## div_iter
module div_iter (
  input div_clk,
  input resetn,
  input div,
  input div_signed,
  input [31:0] x,
  input [31:0] y,
  output [31:0]s,
  output [31:0] r,
  output reg complete
  );
  wire s_sign;
  wire r_sign;
  wire [31:0] x_abs;
  wire [31:0] y_abs;
  assign s_sign = div_signed ? (x[31] ^ y[31]) : 1'b0;
  assign r_sign = div_signed ? x[31] : 1'b0;
  assign x_abs  = div_signed ? (x[31] ? ~x + 32'd1 : x) : x;
  assign y_abs  = div_signed ? (y[31] ? ~y + 32'd1 : y) : y;
  wire [63:0] op_x_tmp;
  wire [32:0] op_x_high;
  wire        op_x_update;
  wire [32:0] sub_res;
  wire [31:0] r_tmp;
  wire [31:0] s_tmp1;
  reg  [63:0] op_x;
  reg  [32:0] op_y;
  reg  [5:0]  count;
  reg  [31:0] s_tmp;
  always @ ( posedge div_clk )
  begin
    if(!resetn)
    begin
      complete <= 1'b0;
      count    <= 6'd0;
      s_tmp    <= 32'd0;
    end
    else if(div&&!complete)
    begin
      if(count == 6'd0)
      begin
        op_x <= {32'd0,x_abs};
        op_y <= {1'b0,y_abs};
      end
      else if(op_x_update)
      begin
        op_x <= {sub_res,op_x_tmp[30:0]};
      end
      else if(!op_x_update)
        op_x <= op_x_tmp;
      count <= count == 6'd32 ? 6'd0 : count + 6'd1;
      complete <= count == 6'd32 ? 1'b1 : complete;
      s_tmp <= {s_tmp1[31:1],op_x_update};
    end
    else if(complete)
      complete <= 1'b0;
  end
assign s_tmp1 = (count == 6'd0) ? s_tmp : s_tmp << 1;
assign op_x_tmp = (count == 6'd0 || count == 6'd1) ? op_x : op_x << 1;
assign op_x_high = op_x_tmp[63:31];
  ...
Size in the first run: about 1800 cells after synthesis, ~130 I/O pins, ~12000 um^2 of cells after synthesis.
==> flow/config.mk <==
export PLATFORM = sky130hd
export DESIGN_NAME = div_iter
export DESIGN_NICKNAME = div_iter
export VERILOG_FILES = /design/flow/design.v
export SDC_FILE = /design/flow/constraint.sdc
export NUM_CORES = 4
export LEC_CHECK = 0
export ABC_AREA = 1
export CAP_MARGIN = 20
export CORE_MARGIN = 2
export CORE_UTILIZATION = 62
export CTS_CLUSTER_DIAMETER = 374
export CTS_CLUSTER_SIZE = 100
export PLACE_DENSITY = 0.43
export SLEW_MARGIN = 20
==> flow/constraint.sdc <==
create_clock -name core_clock -period 3.5 [get_ports {div_clk}]
set_input_delay 0.7000 -clock core_clock [delete_from_list [all_inputs] [get_ports {div_clk}]]
set_output_delay 0.7000 -clock core_clock [all_outputs]
set_load 0.01 [all_outputs]
run.sh (not shown) runs the stock make flow with config.mk's settings and CLKGATE_MAP_FILE=.
The baseline finished but failed the layout checks on setup timing.
Rerun with:
ABC_AREA = not set   (was 1)
CORE_UTILIZATION = 40   (was 62)
CTS_CLUSTER_DIAMETER = not set   (was 374)
CTS_CLUSTER_SIZE = not set   (was 100)
PLACE_DENSITY = not set   (was 0.43)
clock period = 5.0 ns   (was 3.5 ns; I/O delays follow)
Now the flow completed without violations.
Flip-flop count is unchanged.
Clock skew barely changes.
Routed wire length falls by 20%.
Worst setup slack improved by 0.42 ns.
First-iteration DRC count falls by 44%.
Global-route usage falls by 9.8 points.
Combinational power falls by 58%.
Rerun with:
CORE_UTILIZATION = 72   (was 40)
PLACE_DENSITY = 0.92   (was not set)
clock period = 4.4 ns   (was 5.0 ns; I/O delays follow)
This time the run finished with setup timing left; core utilization came out higher by 42 points; clock skew barely changes; clock power came out higher by 23%; via count came out higher by 26%.
Rerun with:
ABC_AREA = 1   (was not set)
CTS_CLUSTER_DIAMETER = 205   (was not set)
MAX_ROUTING_LAYER = met4   (was not set)
PLACE_DENSITY = 0.37   (was 0.92)
clock period = 3.42 ns   (was 4.4 ns; I/O delays follow)
What happened: With this change the flow never finished: it broke off in global routing (5_1_grt); synthesized cell count came out higher by about 40%; area after synthesis came out higher by about 13%; die area went up by about 13%.
Rerun with:
ABC_AREA = not set   (was 1)
CAP_MARGIN = 15   (was 20)
CTS_CLUSTER_DIAMETER = not set   (was 205)
CTS_CLUSTER_SIZE = 42   (was not set)
MAX_ROUTING_LAYER = not set   (was met4)
PLACE_DENSITY = not set   (was 0.37)
SETUP_SLACK_MARGIN = 0.23   (was not set)
clock period = 1.68 ns   (was 3.42 ns; I/O delays follow)
Now the flow failed in detailed placement (3_5_place_dp).
Synthesized area falls by 11%.
Die size is lower by 11%.
Synthesized cell count fell by 29%.
Rerun with:
CAP_MARGIN = 20   (was 15)
CORE_UTILIZATION = 53   (was 72)
CTS_CLUSTER_SIZE = not set   (was 42)
SETUP_SLACK_MARGIN = not set   (was 0.23)
clock period = 4.72 ns   (was 1.68 ns; I/O delays follow)
The new run finished with timing, DRC and antenna clean.
Area after synthesis does not change.
Die area came out higher by about 35%.
Synthesized cell count stays the same.

========
div_iter again, from the RTL that the note above started with.
clock: 5.0 ns
lec_check: 0
cap_margin: 20
core_aspect_ratio: 0.5
core_margin: 7
core_utilization: 66
cts_cluster_diameter: 314
cts_cluster_size: 46
place_density: 0.35
setup_slack_margin: -0.07
slew_margin: 20
tns_end_percent: 5
==> next run, changes <==
- CAP_MARGIN: 20 -> 25
- CELL_PAD_IN_SITES_DETAIL_PLACEMENT: unset -> 2
- CORE_ASPECT_RATIO: 0.5 -> unset
- CORE_MARGIN: 7 -> 2
- CORE_UTILIZATION: 66 -> 40
- CTS_CLUSTER_DIAMETER: 314 -> 338
- CTS_CLUSTER_SIZE: 46 -> unset
- GPL_ROUTABILITY_DRIVEN: unset -> 0
- PLACE_DENSITY: 0.35 -> unset
- SETUP_SLACK_MARGIN: -0.07 -> unset
- TNS_END_PERCENT: 5 -> 75
After rerunning:
- The changed run produced a layout that fails on negative setup slack
- design area climbs by 2.5%
- utilization drops by 31 points
- area after synthesis does not change

========
== try-yarrow ==
Starting RTL as in the previous note.
## div_iter
module div_iter (
  input div_clk,
  input resetn,
  input div,
  input div_signed,
  input [31:0] x,
  input [31:0] y,
  output [31:0]s,
  output [31:0] r,
  output reg complete
  );
Settings: LEC_CHECK=0, ABC_AREA=1, CAP_MARGIN=10, CELL_PAD_IN_SITES_DETAIL_PLACEMENT=2, CELL_PAD_IN_SITES_GLOBAL_PLACEMENT=1, CORE_MARGIN=2, CORE_UTILIZATION=40, CTS_CLUSTER_DIAMETER=338, GPL_ROUTABILITY_DRIVEN=0, PLACE_DENSITY_LB_ADDON=0.28, SLEW_MARGIN=20, TNS_END_PERCENT=75; clock period 2.95 ns.
try-yarrow never completed, since it errored out during detailed placement.
--- input diff try-yarrow..try-xenon ---
==> flow/config.mk <==
export PLATFORM = sky130hd
export DESIGN_NAME = div_iter
export DESIGN_NICKNAME = div_iter
export VERILOG_FILES = /design/flow/design.v
export SDC_FILE = /design/flow/constraint.sdc
export NUM_CORES = 4
export LEC_CHECK = 0
export CAP_MARGIN = 20
export CORE_MARGIN = 2
export CORE_UTILIZATION = 58
export SLEW_MARGIN = 20
==> flow/constraint.sdc <==
create_clock -name core_clock -period 2.62 [get_ports {div_clk}]
set_input_delay 0.5240 -clock core_clock [delete_from_list [all_inputs] [get_ports {div_clk}]]
set_output_delay 0.5240 -clock core_clock [all_outputs]
set_load 0.01 [all_outputs]
==> comparison <==
try-xenon: complete, dirty (negative setup slack)
Looking at initial cell density of the core across try-yarrow and try-xenon, the one that comes out lower is try-yarrow.
try-yarrow → try-xenon: distinct cell type count of the synthesized netlist went up by 11, tally of buffers added on design ports level, parity-gate share of the synthesized area counting xor and xnor cells increased by 3.6 points relative to the old numbers, post-synthesis cell area fell by 11%.
Number of instances in the synthesized netlist is higher on try-yarrow
Taking try-yarrow as 1.0, try-xenon lands at 0.885 on chip area in the Yosys report.
Relative to try-yarrow, die size has gone down in try-xenon.
Post-synthesis share of cell area spent on and-or and or-and gates, try-yarrow and try-xenon, higher one = try-xenon.
[inputs] try-harbor vs try-xenon
diff --git a/flow/config.mk b/flow/config.mk
--- a/flow/config.mk
+++ b/flow/config.mk
@@ -8,4 +8,4 @@
 export CAP_MARGIN = 20
 export CORE_MARGIN = 2
-export CORE_UTILIZATION = 58
+export CORE_UTILIZATION = 56
 export SLEW_MARGIN = 20
==> flow/constraint.sdc <==
create_clock -name core_clock -period 1.89 [get_ports {div_clk}]
set_input_delay 0.3780 -clock core_clock [delete_from_list [all_inputs] [get_ports {div_clk}]]
set_output_delay 0.3780 -clock core_clock [all_outputs]
set_load 0.01 [all_outputs]
Findings:
Of try-xenon and try-harbor, only try-harbor never reached the final stage. try-harbor: it failed during global routing, and the tool reported DPL-0038. try-xenon -> try-harbor: number of buffers inserted during clock tree synthesis delta 0, exact match. try-harbor reports a higher cell area reported after detailed placement than try-xenon does. Comparing try-harbor against try-xenon, there is no change at all in number of nets produced by synthesis. Lower vertical extent of the die among try-harbor and try-xenon: try-xenon. try-harbor ends up with higher number of rows in the core area than try-xenon does. Of the two candidates, try-xenon has the better die area and try-harbor the worse one.
Edits applied to the flow inputs when going from try-harbor to try-tundra:
diff --git a/flow/config.mk b/flow/config.mk
--- a/flow/config.mk
+++ b/flow/config.mk
@@ -7,5 +7,7 @@
 export LEC_CHECK = 0
 export CAP_MARGIN = 20
+export CELL_PAD_IN_SITES_DETAIL_PLACEMENT = 2
 export CORE_MARGIN = 2
-export CORE_UTILIZATION = 56
+export CORE_UTILIZATION = 40
+export GPL_ROUTABILITY_DRIVEN = 0
 export SLEW_MARGIN = 20
==> flow/constraint.sdc <==
create_clock -name core_clock -period 5.0 [get_ports {div_clk}]
set_input_delay 1.0000 -clock core_clock [delete_from_list [all_inputs] [get_ports {div_clk}]]
set_output_delay 1.0000 -clock core_clock [all_outputs]
set_load 0.01 [all_outputs]
[summary]
Final checks on try-tundra, whose flow otherwise completed, came back failing, citing negative setup slack. Number of buffers inserted to repair setup after CTS (higher): try-harbor. Core utilization at floorplan for try-tundra: 16 points down relative to try-harbor. Core area was lower in the run labelled try-harbor. Between try-harbor and try-tundra, width of the die increased. Overall die area (try-tundra over try-harbor): increase, 39%. try-tundra vs try-harbor — site row count rose 9. Diff try-harbor -> try-tundra: synthesized area about even, synthesized netlist cell count about even, net count after synthesis about even. Summary — post-place setup slack, try-tundra relative to try-harbor: higher, by 2.01 ns.
Power is estimated from default activity; no workload was simulated.
